// convolution_stage2
module convolution_stage2 (
          in1,
          in2,
          in3,
          in4,
          in5,
          in6,
          in7,
          in8,
          clk,
          rst,
          start,
          conv_out
  );
Settings: LEC_CHECK=0, CAP_MARGIN=20, CORE_MARGIN=2, CORE_UTILIZATION=70, CTS_CLUSTER_DIAMETER=200, CTS_CLUSTER_SIZE=34, SETUP_SLACK_MARGIN=2.56, SLEW_MARGIN=40; clock period 9.76 ns.
run.sh (not shown) runs the stock make flow with config.mk's settings and CLKGATE_MAP_FILE=.
The first run stopped in 5_1_grt on GRT-0232.
Then changed:
Settings changed: CORE_UTILIZATION 70 to 58, CTS_CLUSTER_DIAMETER 200 to not set, CTS_CLUSTER_SIZE 34 to not set, SETUP_SLACK_MARGIN 2.56 to not set, SLEW_MARGIN 40 to 20.
Clock period 9.76 ns to 10.0 ns, I/O delays scaled along.
What happened: Now the flow finished but failed the layout checks on negative setup slack; die size goes up by about a fifth; area after synthesis stays the same; synthesized cell count does not change.
Then changed:
Settings changed: CORE_UTILIZATION 58 to 72, CTS_CLUSTER_DIAMETER set to 85.
Clock period 10.0 ns to 9.75 ns, I/O delays scaled along.
Now the flow aborted during 5_1_grt.
Synthesized area stays the same.
Die size falls by about a fifth.
Synthesized cell count is unchanged.
Then changed:
Settings changed: CORE_UTILIZATION 72 to 45, CTS_CLUSTER_DIAMETER 85 to not set, GPL_TIMING_DRIVEN set to 0.
Clock period 9.75 ns to 14.0 ns, I/O delays scaled along.
The new run finished with antenna violations, negative setup slack left.
Synthesized area does not change.
Die area rose by 59%.
Synthesized cell count stays the same.

---

Starting RTL as in the previous note.
==> flow/config.mk <==
export PLATFORM = sky130hd
export DESIGN_NAME = convolution_stage2
export DESIGN_NICKNAME = convolution_stage2
export VERILOG_FILES = /design/flow/design.v
export SDC_FILE = /design/flow/constraint.sdc
export NUM_CORES = 4
export LEC_CHECK = 0
export CAP_MARGIN = 20
export CORE_ASPECT_RATIO = 0.5
export CORE_MARGIN = 2
export CORE_UTILIZATION = 67
export CTS_CLUSTER_DIAMETER = 223
export CTS_CLUSTER_SIZE = 97
export SETUP_SLACK_MARGIN = 1.98
export SLEW_MARGIN = 20
==> flow/constraint.sdc <==
create_clock -name core_clock -period 8.15 [get_ports {clk}]
set_input_delay 1.6300 -clock core_clock [delete_from_list [all_inputs] [get_ports {clk}]]
set_output_delay 1.6300 -clock core_clock [all_outputs]
set_load 0.01 [all_outputs]
The baseline ran to the end with violations: setup timing.
Edit:
Settings changed: CORE_ASPECT_RATIO 0.5 to default, CORE_UTILIZATION 67 to 68, PLACE_DENSITY from default to 0.42, SETUP_SLACK_MARGIN 1.98 to -0.73.
Result:
- The changed run did not get past global routing (5_1_grt) with GRT-0232
- synthesized cell count does not change
- synthesized area is unchanged
- die size fell by 1.6%
Edit:
Settings changed: CORE_UTILIZATION 68 to 40, CTS_CLUSTER_DIAMETER 223 to default, CTS_CLUSTER_SIZE 97 to default, PLACE_DENSITY 0.42 to default, SETUP_SLACK_MARGIN -0.73 to default.
Clock period 8.15 ns to 14.0 ns, I/O delays scaled along.
=> The new run completed with no timing, DRC or antenna violations; synthesized area does not change; die size is higher by about 70%; synthesized cell count does not change.
Edit:
Settings changed: CELL_PAD_IN_SITES_DETAIL_PLACEMENT from default to 1, CELL_PAD_IN_SITES_GLOBAL_PLACEMENT from default to 1, CORE_ASPECT_RATIO from default to 1.35, CORE_UTILIZATION 40 to 64, CTS_CLUSTER_SIZE from default to 68, GPL_ROUTABILITY_DRIVEN from default to 1, GPL_TIMING_DRIVEN from default to 0, HOLD_SLACK_MARGIN from default to 0.11, MAX_ROUTING_LAYER from default to met5, SETUP_SLACK_MARGIN from default to 3.22, TNS_END_PERCENT from default to 85.
After rerunning: The changed run did not get past global placement (3_3_place_gp); die area shrinks by 37%; synthesized area does not change; synthesized cell count stays the same.

---

Setup of P:
Starting RTL as in the previous note.
clock: 21.5 ns
lec_check: 0
abc_area: 1
cap_margin: 0
cell_pad_in_sites_detail_placement: 0
core_margin: 2
core_utilization: 20
cts_cluster_diameter: 140
cts_cluster_size: 51
gpl_routability_driven: 1
min_routing_layer: met1
place_density: 0.68
slew_margin: 25
Both conditions hold for P: the flow ran to the end and the final layout passed the timing, DRC and antenna checks.
Input changes introduced in Q (baseline for comparison: P):
==> flow/config.mk <==
export PLATFORM = sky130hd
export DESIGN_NAME = convolution_stage2
export DESIGN_NICKNAME = convolution_stage2
export VERILOG_FILES = /design/flow/design.v
export SDC_FILE = /design/flow/constraint.sdc
export NUM_CORES = 4
export LEC_CHECK = 0
export CAP_MARGIN = 20
export CORE_MARGIN = 2
export CORE_UTILIZATION = 65
export SETUP_SLACK_MARGIN = -0.12
export SLEW_MARGIN = 20
==> flow/constraint.sdc <==
create_clock -name core_clock -period 11.9 [get_ports {clk}]
set_input_delay 2.3800 -clock core_clock [delete_from_list [all_inputs] [get_ports {clk}]]
set_output_delay 2.3800 -clock core_clock [all_outputs]
set_load 0.01 [all_outputs]
Findings:
The flow did not stop early for P: all stages ran, and the layout cleared the timing, DRC and antenna checks. Final checks on Q, whose flow otherwise completed, came back failing, citing setup timing. Of Q and P, it is Q that has the higher routed length per placed instance. The share of synthesized cell area in full adder, half adder and majority cells number comes out lower for P vs Q. Worst path setup slack after routing, Q and P, higher one = P. Going from P to Q, yosys stat chip area shrank by a few percent. Against P, Q comes in 0.81 ns lower on accumulated negative setup slack.
The following lists how R was set up differently from Q:
--- a/flow/config.mk
+++ b/flow/config.mk
@@ -8,5 +8,7 @@
 export CAP_MARGIN = 20
 export CORE_MARGIN = 2
-export CORE_UTILIZATION = 65
+export CORE_UTILIZATION = 71
+export CTS_CLUSTER_SIZE = 46
+export MAX_ROUTING_LAYER = met4
 export SETUP_SLACK_MARGIN = -0.12
 export SLEW_MARGIN = 20
[summary]
R did not run to completion, as it errored out during 5_1_grt. Q finished all stages; however, its layout fails the closing checks, the failures being setup timing. R: number of cell rows about 4.4% below Q. For standard cell area after detailed placement, R and Q come out practically identical. Sequential cell area fraction in the yosys report delta (R -> Q): insignificant. Diff Q -> R: count of placed standard cells including taps fell 104; vertical die dimension went down by about 4.3%.
Modified inputs, S compared to R
--- a/flow/config.mk
+++ b/flow/config.mk
@@ -8,7 +8,4 @@
 export CAP_MARGIN = 20
 export CORE_MARGIN = 2
-export CORE_UTILIZATION = 71
-export CTS_CLUSTER_SIZE = 46
-export MAX_ROUTING_LAYER = met4
-export SETUP_SLACK_MARGIN = -0.12
+export CORE_UTILIZATION = 24
 export SLEW_MARGIN = 20
==> flow/constraint.sdc <==
create_clock -name core_clock -period 13.5 [get_ports {clk}]
set_input_delay 2.7000 -clock core_clock [delete_from_list [all_inputs] [get_ports {clk}]]
set_output_delay 2.7000 -clock core_clock [all_outputs]
set_load 0.01 [all_outputs]
==> comparison <==
S finished every step from synthesis to the final layout, and the layout passed the timing, DRC and antenna checks. As far as distinct cell type count after synthesis goes, S and R are indistinguishable; the numbers are identical. The quantity of gates resized following cts in S was lower than what R gave. Diff R..S | netlist area before placement | unchanged. Delta (S minus R): detailed placer's ending HPWL went up by about 8%, post-place setup slack went up by 0.69 ns, final RePlAce weighted congestion went down by 14%. Standard cell area after detailed placement, R and S, higher one = R. Compared with R, in S die size higher; post-CTS setup buffer count higher; starting density of the core lower.
